==> flow/design.v (excerpt) <==
module top(
    input clk, rst,
    input [3:0] key_in,
    output [6:0] seg,
    output [7:0] sel,
    output reg [2:0] led, sel_led,
    output buz
);
For scale: ~1300 cells after synthesis, roughly 28 I/O pins, roughly 9600 sq um of cells after synthesis.
export LEC_CHECK = 0
export ABC_AREA = 1
export CAP_MARGIN = 20
export CORE_ASPECT_RATIO = 0.92
export CORE_MARGIN = 2
export CORE_UTILIZATION = 72
export CTS_CLUSTER_DIAMETER = 199
export CTS_CLUSTER_SIZE = 40
export PLACE_DENSITY_LB_ADDON = 0.14
export SETUP_SLACK_MARGIN = 1.43
export SLEW_MARGIN = 20
create_clock -name core_clock -period 4.81 [get_ports {clk}]
run.sh (not shown) runs the stock make flow with config.mk's settings and CLKGATE_MAP_FILE=.
The starting point completed and failed the layout checks on setup timing.
==> next run, changes <==
ABC_AREA = default   (was 1)
CORE_ASPECT_RATIO = default   (was 0.92)
CORE_UTILIZATION = 66   (was 72)
CTS_CLUSTER_DIAMETER = default   (was 199)
CTS_CLUSTER_SIZE = default   (was 40)
PLACE_DENSITY_LB_ADDON = default   (was 0.14)
SETUP_SLACK_MARGIN = default   (was 1.43)
clock period = 4.52 ns   (was 4.81 ns; I/O delays follow)
The new run reached the layout checks and failed them: setup timing.
Final area climbs by 5.0%.
Wire length drops by 14%.
Register-to-register slack is worse by 0.51 ns.
==> next run, changes <==
ABC_AREA = 1   (was default)
CORE_UTILIZATION = 72   (was 66)
CTS_CLUSTER_DIAMETER = 78   (was default)
CTS_CLUSTER_SIZE = 37   (was default)
PLACE_DENSITY_LB_ADDON = 0.26   (was default)
Outcome: The changed run finished but failed the layout checks on setup timing; clock power rises by about 8%; synthesized cell count climbs by about 11%; setup slack gets worse by 0.50 ns.


top again, from the RTL that the note above started with.
Design top, start of the top module:
module top(
    input clk, rst,
    input [3:0] key_in,
    output [6:0] seg,
    output [7:0] sel,
    output reg [2:0] led, sel_led,
    output buz
);
clock: 10.0 ns
lec_check: 0
cap_margin: 20
cell_pad_in_sites_detail_placement: 1
core_margin: 2
core_utilization: 59
cts_cluster_diameter: 342
cts_cluster_size: 99
hold_slack_margin: 0.29
place_density: 0.36
setup_slack_margin: 0.41
slew_margin: 20
tns_end_percent: 15
Next try:
CAP_MARGIN = 30   (was 20)
CELL_PAD_IN_SITES_DETAIL_PLACEMENT = 2   (was 1)
CELL_PAD_IN_SITES_GLOBAL_PLACEMENT = 3   (was default)
CORE_UTILIZATION = 17   (was 59)
CTS_CLUSTER_DIAMETER = default   (was 342)
CTS_CLUSTER_SIZE = default   (was 99)
GPL_ROUTABILITY_DRIVEN = 0   (was default)
HOLD_SLACK_MARGIN = -0.04   (was 0.29)
MIN_ROUTING_LAYER = met2   (was default)
PLACE_DENSITY = 0.8   (was 0.36)
SETUP_SLACK_MARGIN = 0.86   (was 0.41)
Result: Cell area climbs by 7.4%; cell count rises by 40%; sequential share of layout area went down by 2.6 points; flip-flop count does not change; area after synthesis does not change.
Next try:
ABC_AREA = 1   (was default)
CAP_MARGIN = 20   (was 30)
CELL_PAD_IN_SITES_DETAIL_PLACEMENT = default   (was 2)
CELL_PAD_IN_SITES_GLOBAL_PLACEMENT = default   (was 3)
CORE_UTILIZATION = 40   (was 17)
CTS_CLUSTER_DIAMETER = 342   (was default)
CTS_CLUSTER_SIZE = 99   (was default)
GPL_ROUTABILITY_DRIVEN = default   (was 0)
HOLD_SLACK_MARGIN = -0.05   (was -0.04)
MIN_ROUTING_LAYER = default   (was met2)
PLACE_DENSITY = default   (was 0.8)
SETUP_SLACK_MARGIN = 2.01   (was 0.86)
TNS_END_PERCENT = 20   (was 15)
Synthesized cell count went up by 11%.
Design area shrinks by 5.7%.
Via count is lower by 31%.
Next try:
CORE_UTILIZATION = 72   (was 40)
CTS_CLUSTER_DIAMETER = default   (was 342)
HOLD_SLACK_MARGIN = default   (was -0.05)
SETUP_SLACK_MARGIN = default   (was 2.01)
TNS_END_PERCENT = default   (was 20)
clock period = 4.56 ns   (was 10.0 ns; I/O delays follow)
The new run produced a layout that fails on setup timing.
Cell area is higher by a little under a tenth.
Die area is lower by well over a third.
Routed wire length came out higher by well over a third.
Non-clock buffer count went up by 92.
Utilization increases by 44 points.
Cell count falls by a few percent.
Clock power is higher by well over a third.
Clock skew falls by 0.0037 ns.
First-iteration DRC count rose to 3.1 times its value.
Next try:
ABC_AREA = default   (was 1)
CORE_UTILIZATION = 56   (was 72)
CTS_CLUSTER_SIZE = default   (was 99)
clock period = 8.76 ns   (was 4.56 ns; I/O delays follow)
- Now the flow completed with no timing, DRC or antenna violations
- via count drops by about a fifth
- wire length drops by a quarter to a third
- clock-buffer cell count drops by 5
Next try:
CORE_UTILIZATION = 40   (was 56)
GPL_ROUTABILITY_DRIVEN = 0   (was default)
PLACE_DENSITY_LB_ADDON = 0.24   (was default)
clock period = 10.0 ns   (was 8.76 ns; I/O delays follow)
=>
- hold slack got worse by 0.0083 ns
- power shrinks by roughly a tenth
- routed wire length grows by a few percent
- area after synthesis is unchanged


top again, from the RTL that the note above started with.
Settings: LEC_CHECK=0, ABC_AREA=1, CAP_MARGIN=20, CORE_MARGIN=2, CORE_UTILIZATION=72, CTS_CLUSTER_DIAMETER=355, CTS_CLUSTER_SIZE=15, PLACE_DENSITY_LB_ADDON=0.01, SLEW_MARGIN=20; clock period 4.65 ns.
The first run completed, yet does not pass: negative setup slack.
Change:
==> flow/config.mk (replaced) <==
export PLATFORM = sky130hd
export DESIGN_NAME = top
export DESIGN_NICKNAME = top
export VERILOG_FILES = /design/flow/design.v
export SDC_FILE = /design/flow/constraint.sdc
export NUM_CORES = 4
export LEC_CHECK = 0
export CAP_MARGIN = 20
export CORE_MARGIN = 2
export CORE_UTILIZATION = 40
export SLEW_MARGIN = 20
==> flow/constraint.sdc (replaced) <==
create_clock -name core_clock -period 7.99 [get_ports {clk}]
set_input_delay 1.5980 -clock core_clock [delete_from_list [all_inputs] [get_ports {clk}]]
set_output_delay 1.5980 -clock core_clock [all_outputs]
set_load 0.01 [all_outputs]
=> Now the flow ran to the end with no violations; setup slack is better by 2.0 ns; final cell count came out lower by 5.6%; non-clock buffer count came out lower by 80; power came out lower by about 43%; wire length came out lower by about 30%; cell area came out lower by 7.0%; die size came out higher by 80%; global-route usage came out lower by 20 points; combinational power came out lower by about 45%; via count came out lower by 20%.
Change:
--- a/flow/config.mk
+++ b/flow/config.mk
@@ -8,4 +8,4 @@
 export CAP_MARGIN = 20
 export CORE_MARGIN = 2
-export CORE_UTILIZATION = 40
+export CORE_UTILIZATION = 49
 export SLEW_MARGIN = 20
Combinational power hardly moves. Setup slack loses 0.058 ns. Final cell count went down by 4.1%. Cell area went down by about 0.6%. Total power went up by 1.7%. Critical path depth is unchanged. Sequential cell count does not change.
Change:
--- a/flow/config.mk
+++ b/flow/config.mk
@@ -8,4 +8,5 @@
 export CAP_MARGIN = 20
 export CORE_MARGIN = 2
-export CORE_UTILIZATION = 49
+export CORE_UTILIZATION = 66
+export CTS_CLUSTER_SIZE = 98
 export SLEW_MARGIN = 20
==> flow/constraint.sdc (replaced) <==
create_clock -name core_clock -period 9.56 [get_ports {clk}]
set_input_delay 1.9120 -clock core_clock [delete_from_list [all_inputs] [get_ports {clk}]]
set_output_delay 1.9120 -clock core_clock [all_outputs]
set_load 0.01 [all_outputs]
Outcome: The new run went through all stages and came out clean; total power goes down by about a fifth; synthesized cell count does not change; global-route usage goes up by 7.1 points; sequential power goes down by about a fifth; wire length goes down by a few percent.
Change:
--- a/flow/config.mk
+++ b/flow/config.mk
@@ -8,5 +8,4 @@
 export CAP_MARGIN = 20
 export CORE_MARGIN = 2
-export CORE_UTILIZATION = 66
-export CTS_CLUSTER_SIZE = 98
+export CORE_UTILIZATION = 16
 export SLEW_MARGIN = 20
==> flow/constraint.sdc (replaced) <==
create_clock -name core_clock -period 14.9 [get_ports {clk}]
set_input_delay 2.9800 -clock core_clock [delete_from_list [all_inputs] [get_ports {clk}]]
set_output_delay 2.9800 -clock core_clock [all_outputs]
set_load 0.01 [all_outputs]
Outcome: Clock-buffer cell count is higher by 2. Sequential power is lower by 36%. Clock power is lower by 29%. Power is lower by 33%. Via count is lower by 0.55%. Sequential cell count does not change.
Change:
--- a/flow/config.mk
+++ b/flow/config.mk
@@ -8,4 +8,4 @@
 export CAP_MARGIN = 20
 export CORE_MARGIN = 2
-export CORE_UTILIZATION = 16
+export CORE_UTILIZATION = 72
 export SLEW_MARGIN = 20
==> flow/constraint.sdc (replaced) <==
create_clock -name core_clock -period 7.99 [get_ports {clk}]
set_input_delay 1.5980 -clock core_clock [delete_from_list [all_inputs] [get_ports {clk}]]
set_output_delay 1.5980 -clock core_clock [all_outputs]
set_load 0.01 [all_outputs]
What happened:
- setup slack loses 5.2 ns
- hold slack gains 0.018 ns
- total power increases by 78%
- non-clock buffer count increases by 1
- global-route usage increases by 25 points
- via count increases by 2.7%


Starting RTL as in the previous note.
clock: 4.47 ns
lec_check: 0
abc_area: 1
cap_margin: 20
core_aspect_ratio: 1.37
core_margin: 2
core_utilization: 72
cts_cluster_diameter: 392
cts_cluster_size: 99
slew_margin: 20
The first run completed and failed the layout checks on setup timing.
Edit:
--- a/flow/config.mk
+++ b/flow/config.mk
@@ -10 +10 @@
-export CORE_ASPECT_RATIO = 1.37
+export CORE_ASPECT_RATIO = 0.7
@@ -13 +13 @@
-export CTS_CLUSTER_DIAMETER = 392
+export CTS_CLUSTER_DIAMETER = 397
==> flow/constraint.sdc (replaced) <==
create_clock -name core_clock -period 4.56 [get_ports {clk}]
set_input_delay 0.9120 -clock core_clock [delete_from_list [all_inputs] [get_ports {clk}]]
set_output_delay 0.9120 -clock core_clock [all_outputs]
set_load 0.01 [all_outputs]
- The new run ran to the end with violations: setup timing
- core utilization rises by 0.43 points
- setup slack gains 0.23 ns
- cell area rises by 0.61%
- register-to-register slack loses 0.19 ns
- die size is about the same
- total power falls by 2.9%
- synthesized cell count does not change
- via count rises by 2.8%
- final cell count falls by 0.31%
Edit:
--- a/flow/config.mk
+++ b/flow/config.mk
@@ -10 +9,0 @@
-export CORE_ASPECT_RATIO = 0.7
@@ -12,3 +11,2 @@
-export CORE_UTILIZATION = 72
-export CTS_CLUSTER_DIAMETER = 397
-export CTS_CLUSTER_SIZE = 99
+export CORE_UTILIZATION = 68
+export CTS_CLUSTER_SIZE = 15
==> flow/constraint.sdc (replaced) <==
create_clock -name core_clock -period 4.52 [get_ports {clk}]
set_input_delay 0.9040 -clock core_clock [delete_from_list [all_inputs] [get_ports {clk}]]
set_output_delay 0.9040 -clock core_clock [all_outputs]
set_load 0.01 [all_outputs]
The new run finished but failed the layout checks on setup timing.
Final area falls slightly.
Sequential cell count stays the same.
Die area goes up by a few percent.
Clock-buffer cell count rises by 5.
Critical path depth went up by 2.
Edit:
--- a/flow/config.mk
+++ b/flow/config.mk
@@ -12 +12 @@
-export CTS_CLUSTER_SIZE = 15
+export CTS_CLUSTER_DIAMETER = 355
==> flow/constraint.sdc (replaced) <==
create_clock -name core_clock -period 4.65 [get_ports {clk}]
set_input_delay 0.9300 -clock core_clock [delete_from_list [all_inputs] [get_ports {clk}]]
set_output_delay 0.9300 -clock core_clock [all_outputs]
set_load 0.01 [all_outputs]
What happened:
- The changed run finished but failed the layout checks on setup timing
- first-iteration DRC count is lower by 6.2%
- area after synthesis is unchanged
- clock skew is higher by 0.014 ns
- final area is about the same
- routed wire length is lower by 2.7%
- sequential power is lower by about 3%
- setup slack gets better by 0.13 ns
Edit:
--- a/flow/config.mk
+++ b/flow/config.mk
@@ -9 +9 @@
-export CAP_MARGIN = 20
+export CAP_MARGIN = 10
@@ -11 +11 @@
-export CORE_UTILIZATION = 68
+export CORE_UTILIZATION = 72
@@ -12,0 +13 @@
+export HOLD_SLACK_MARGIN = 0.3
Result: The changed run completed and failed the layout checks on setup timing; design area came out lower by 2.0%; die size came out lower by about 5.4%; clock power came out lower by about 5%; first-iteration DRC count came out higher by about 11%; via count came out higher by about 3%; global-route usage came out higher by 3.3 points; sequential power stays flat; setup slack is about the same.


== job 9805 ==
top again, from the RTL that the note above started with.
make LEC_CHECK=0 ABC_AREA=1 CAP_MARGIN=0 CELL_PAD_IN_SITES_GLOBAL_PLACEMENT=0 CORE_MARGIN=2 CORE_UTILIZATION=72 CTS_CLUSTER_DIAMETER=314 CTS_CLUSTER_SIZE=17 MAX_ROUTING_LAYER=met5 MIN_ROUTING_LAYER=met1 PLACE_DENSITY=0.41 SLEW_MARGIN=20 finish   # period 4.72 ns
Layout checks on job 9805: not met. Flow itself completed; violations: setup timing.
The inputs of job 5008 differ from those of job 9805 as listed below.
- clearing PLACE_DENSITY, which used to be 0.41
- swapping 72 for 65 in CORE_UTILIZATION
- clearing ABC_AREA, which used to be 1
- clearing CTS_CLUSTER_DIAMETER, which used to be 314
- putting HOLD_SLACK_MARGIN at 0.3 where nothing was set
- swapping 0 for 1 in CELL_PAD_IN_SITES_GLOBAL_PLACEMENT
- swapping 4.72 for 5.68 in the clock period (ns, I/O delays scaled along)
Notes after the runs:
Job 5008 finished all stages; the layout is clean.
Job 5008 gives less synthesized cell count than job 9805 did.
In job 5008 relative to job 9805, final area had gone down by a few percent.
X dimension of the die for job 5008: 6.0% up relative to job 9805
Route | job 5008 vs job 9805 | wire shorter in job 5008
Note that the leakage component of the power recorded for job 5008 amounts to 0.921 times the value seen in job 9805.
Between job 5008 and job 9805, the fraction of registers with async set/reset does not differ in any meaningful way.
Setup changes, job 5008 to job 8116
- an added PLACE_DENSITY_LB_ADDON of 0.07
- a change of CELL_PAD_IN_SITES_GLOBAL_PLACEMENT from 1 to 0
- a change of CORE_UTILIZATION from 65 to 72
- a change of CTS_CLUSTER_SIZE from 17 to 46
- an added ABC_AREA of 1
- a change of the clock period (ns, I/O delays scaled along) from 5.68 to 4.72
Results
Job 8116 completed end to end; final checks failed (setup timing). The fraction of synthesized area in multiplexers in job 8116 was lower than what job 5008 gave. On number of combinational gates with multiple inputs, job 5008 tracks job 8116 almost exactly. Looking at signed area change from the synthesized netlist to the final layout, job 8116 sits 6.4 points higher than job 5008 does.
The inputs of job 4701 differ from those of job 8116 as listed below.
- HOLD_SLACK_MARGIN removed (was 0.3)
- CTS_CLUSTER_SIZE changed from 46 to 17
- PLACE_DENSITY_LB_ADDON removed (was 0.07)
- ABC_AREA removed (was 1)
[summary]
The flow for job 4701 finished, though final verification flagged setup timing. On final period utilization: job 4701 sits below job 8116. From job 8116 to job 4701 the numbers moved as follows: via total after detailed routing up 1.3%, detailed-routing iteration count for the pre-antenna-repair pass lower, non-clock inverter total of the final layout decreased 156, number of clock-tree buffers in the layout moved down.
diff inputs: job 4701 => job 742
- CORE_UTILIZATION now 65, was 72
- CELL_PAD_IN_SITES_GLOBAL_PLACEMENT now 1, was 0
- the clock period (ns, I/O delays scaled along) now 5.68, was 4.72
- Every stage of the flow completed for job 742, and the final layout passed the timing, DRC and antenna checks.
- Job 742 reports a higher total die size than job 4701 does.
- In job 742, the fraction of cell area in non-clock buffers came out 6.2 points below the value in job 4701.
- End of the critical path: seg[5] -> job 4701, seg[0] -> job 742
- Utilization | job 742 below job 4701
- When the final numbers for job 4701 and job 742 were put side by side, the worst hold margin turned out to be smaller in job 742.


exp/pepper:
top again, from the RTL that the note above started with.
==> flow/design.v (excerpt) <==
module top(
    input clk, rst,
    input [3:0] key_in,
    output [6:0] seg,
    output [7:0] sel,
    output reg [2:0] led, sel_led,
    output buz
);
Settings: LEC_CHECK=0, CAP_MARGIN=20, CELL_PAD_IN_SITES_DETAIL_PLACEMENT=1, CORE_MARGIN=2, CORE_UTILIZATION=59, CTS_CLUSTER_DIAMETER=342, CTS_CLUSTER_SIZE=99, HOLD_SLACK_MARGIN=0.29, SETUP_SLACK_MARGIN=-0.99, SLEW_MARGIN=20, TNS_END_PERCENT=20; clock period 10.0 ns.
Every stage of the flow completed for exp/pepper, and the final layout passed the timing, DRC and antenna checks.
Modified inputs, exp/umber compared to exp/pepper
# exp/pepper
export LEC_CHECK = 0
export CAP_MARGIN = 20
export CELL_PAD_IN_SITES_DETAIL_PLACEMENT = 1
export CORE_MARGIN = 2
export CORE_UTILIZATION = 59
export CTS_CLUSTER_DIAMETER = 342
export CTS_CLUSTER_SIZE = 99
export HOLD_SLACK_MARGIN = 0.29
export SETUP_SLACK_MARGIN = -0.99
export SLEW_MARGIN = 20
export TNS_END_PERCENT = 20
create_clock -name core_clock -period 10.0 [get_ports {clk}]
# exp/umber
export LEC_CHECK = 0
export CAP_MARGIN = 20
export CORE_MARGIN = 2
export CORE_UTILIZATION = 40
export CTS_CLUSTER_DIAMETER = 342
export CTS_CLUSTER_SIZE = 99
export HOLD_SLACK_MARGIN = -0.05
export SETUP_SLACK_MARGIN = -0.99
export SLEW_MARGIN = 20
create_clock -name core_clock -period 10.0 [get_ports {clk}]
Findings:
Comparing exp/pepper and exp/umber, the higher share of the final layout cell area in sequential cells is on exp/pepper. Compared to exp/pepper, exp/umber reaches a higher achievable clock. Lower global-route wire length before repair among exp/pepper and exp/umber: exp/umber.
[inputs] exp/cedar vs exp/umber
# exp/umber
export LEC_CHECK = 0
export CAP_MARGIN = 20
export CORE_MARGIN = 2
export CORE_UTILIZATION = 40
export CTS_CLUSTER_DIAMETER = 342
export CTS_CLUSTER_SIZE = 99
export HOLD_SLACK_MARGIN = -0.05
export SETUP_SLACK_MARGIN = -0.99
export SLEW_MARGIN = 20
create_clock -name core_clock -period 10.0 [get_ports {clk}]
# exp/cedar
export LEC_CHECK = 0
export CAP_MARGIN = 20
export CELL_PAD_IN_SITES_DETAIL_PLACEMENT = 1
export CORE_MARGIN = 2
export CORE_UTILIZATION = 59
export CTS_CLUSTER_DIAMETER = 342
export CTS_CLUSTER_SIZE = 99
export HOLD_SLACK_MARGIN = 0.29
export SETUP_SLACK_MARGIN = -0.99
export SLEW_MARGIN = 20
create_clock -name core_clock -period 10.0 [get_ports {clk}]
--- outcome ---
The lower met2 track demand over resource of exp/cedar and exp/umber is in exp/umber. Of exp/cedar and exp/umber, the run reporting the lower ratio of final minimum period to clock period was exp/umber. exp/cedar finished every stage and its layout cleared the timing, DRC and antenna checks. Wire length of the first global-routing pass (exp/cedar vs. exp/umber) increases by more than 10%.
What exp/nickel does differently from exp/cedar at the input level:
# exp/cedar
export LEC_CHECK = 0
export CAP_MARGIN = 20
export CELL_PAD_IN_SITES_DETAIL_PLACEMENT = 1
export CORE_MARGIN = 2
export CORE_UTILIZATION = 59
export CTS_CLUSTER_DIAMETER = 342
export CTS_CLUSTER_SIZE = 99
export HOLD_SLACK_MARGIN = 0.29
export SETUP_SLACK_MARGIN = -0.99
export SLEW_MARGIN = 20
create_clock -name core_clock -period 10.0 [get_ports {clk}]
# exp/nickel
export LEC_CHECK = 0
export CAP_MARGIN = 15
export CELL_PAD_IN_SITES_DETAIL_PLACEMENT = 2
export CELL_PAD_IN_SITES_GLOBAL_PLACEMENT = 3
export CORE_MARGIN = 2
export CORE_UTILIZATION = 48
export GPL_ROUTABILITY_DRIVEN = 1
export PLACE_DENSITY = 0.8
export SETUP_SLACK_MARGIN = 2.18
export SLEW_MARGIN = 35
export TNS_END_PERCENT = 15
create_clock -name core_clock -period 10.0 [get_ports {clk}]
### Flow results
exp/nickel is listed as incomplete: the tool reported an error in global placement without I/O and the run ended there. exp/nickel ended with more horizontal die size than exp/cedar. The row count in exp/nickel is 1.11 times that in exp/cedar. exp/nickel vs. exp/cedar: area of the placeable core went up by 23%. Compared with exp/cedar, exp/nickel shows a higher total die size. Min initial core utilization across exp/nickel and exp/cedar: exp/nickel. Comparing exp/nickel with exp/cedar, the xor and xnor area share after synthesis came out essentially unchanged.
### exp/nickel -> exp/ember
# exp/nickel
export LEC_CHECK = 0
export CAP_MARGIN = 15
export CELL_PAD_IN_SITES_DETAIL_PLACEMENT = 2
export CELL_PAD_IN_SITES_GLOBAL_PLACEMENT = 3
export CORE_MARGIN = 2
export CORE_UTILIZATION = 48
export GPL_ROUTABILITY_DRIVEN = 1
export PLACE_DENSITY = 0.8
export SETUP_SLACK_MARGIN = 2.18
export SLEW_MARGIN = 35
export TNS_END_PERCENT = 15
create_clock -name core_clock -period 10.0 [get_ports {clk}]
# exp/ember
export LEC_CHECK = 0
export CAP_MARGIN = 5
export CELL_PAD_IN_SITES_DETAIL_PLACEMENT = 2
export CELL_PAD_IN_SITES_GLOBAL_PLACEMENT = 3
export CORE_MARGIN = 2
export CORE_UTILIZATION = 40
export GPL_ROUTABILITY_DRIVEN = 0
export PLACE_DENSITY = 0.8
export SETUP_SLACK_MARGIN = 2.18
export SLEW_MARGIN = 25
create_clock -name core_clock -period 10.0 [get_ports {clk}]
Notes after the runs:
exp/ember: all stages complete, timing, DRC and antenna checks passed. For multiplexer share of the synthesized area, exp/ember and exp/nickel come out practically identical. exp/ember against exp/nickel: placeable core region saw an increase, total die size up about 20%, die width grew by 9.3%, sequential share of the synthesized area neither gained nor lost much. Diff exp/nickel -> exp/ember: vertical die dimension went up about 9%; simple-gate share of the synthesized area held; area reported by Yosys stat held; share of the core filled by cells before placement went down 8.1 points.
Power and IR drop assume default switching activity.
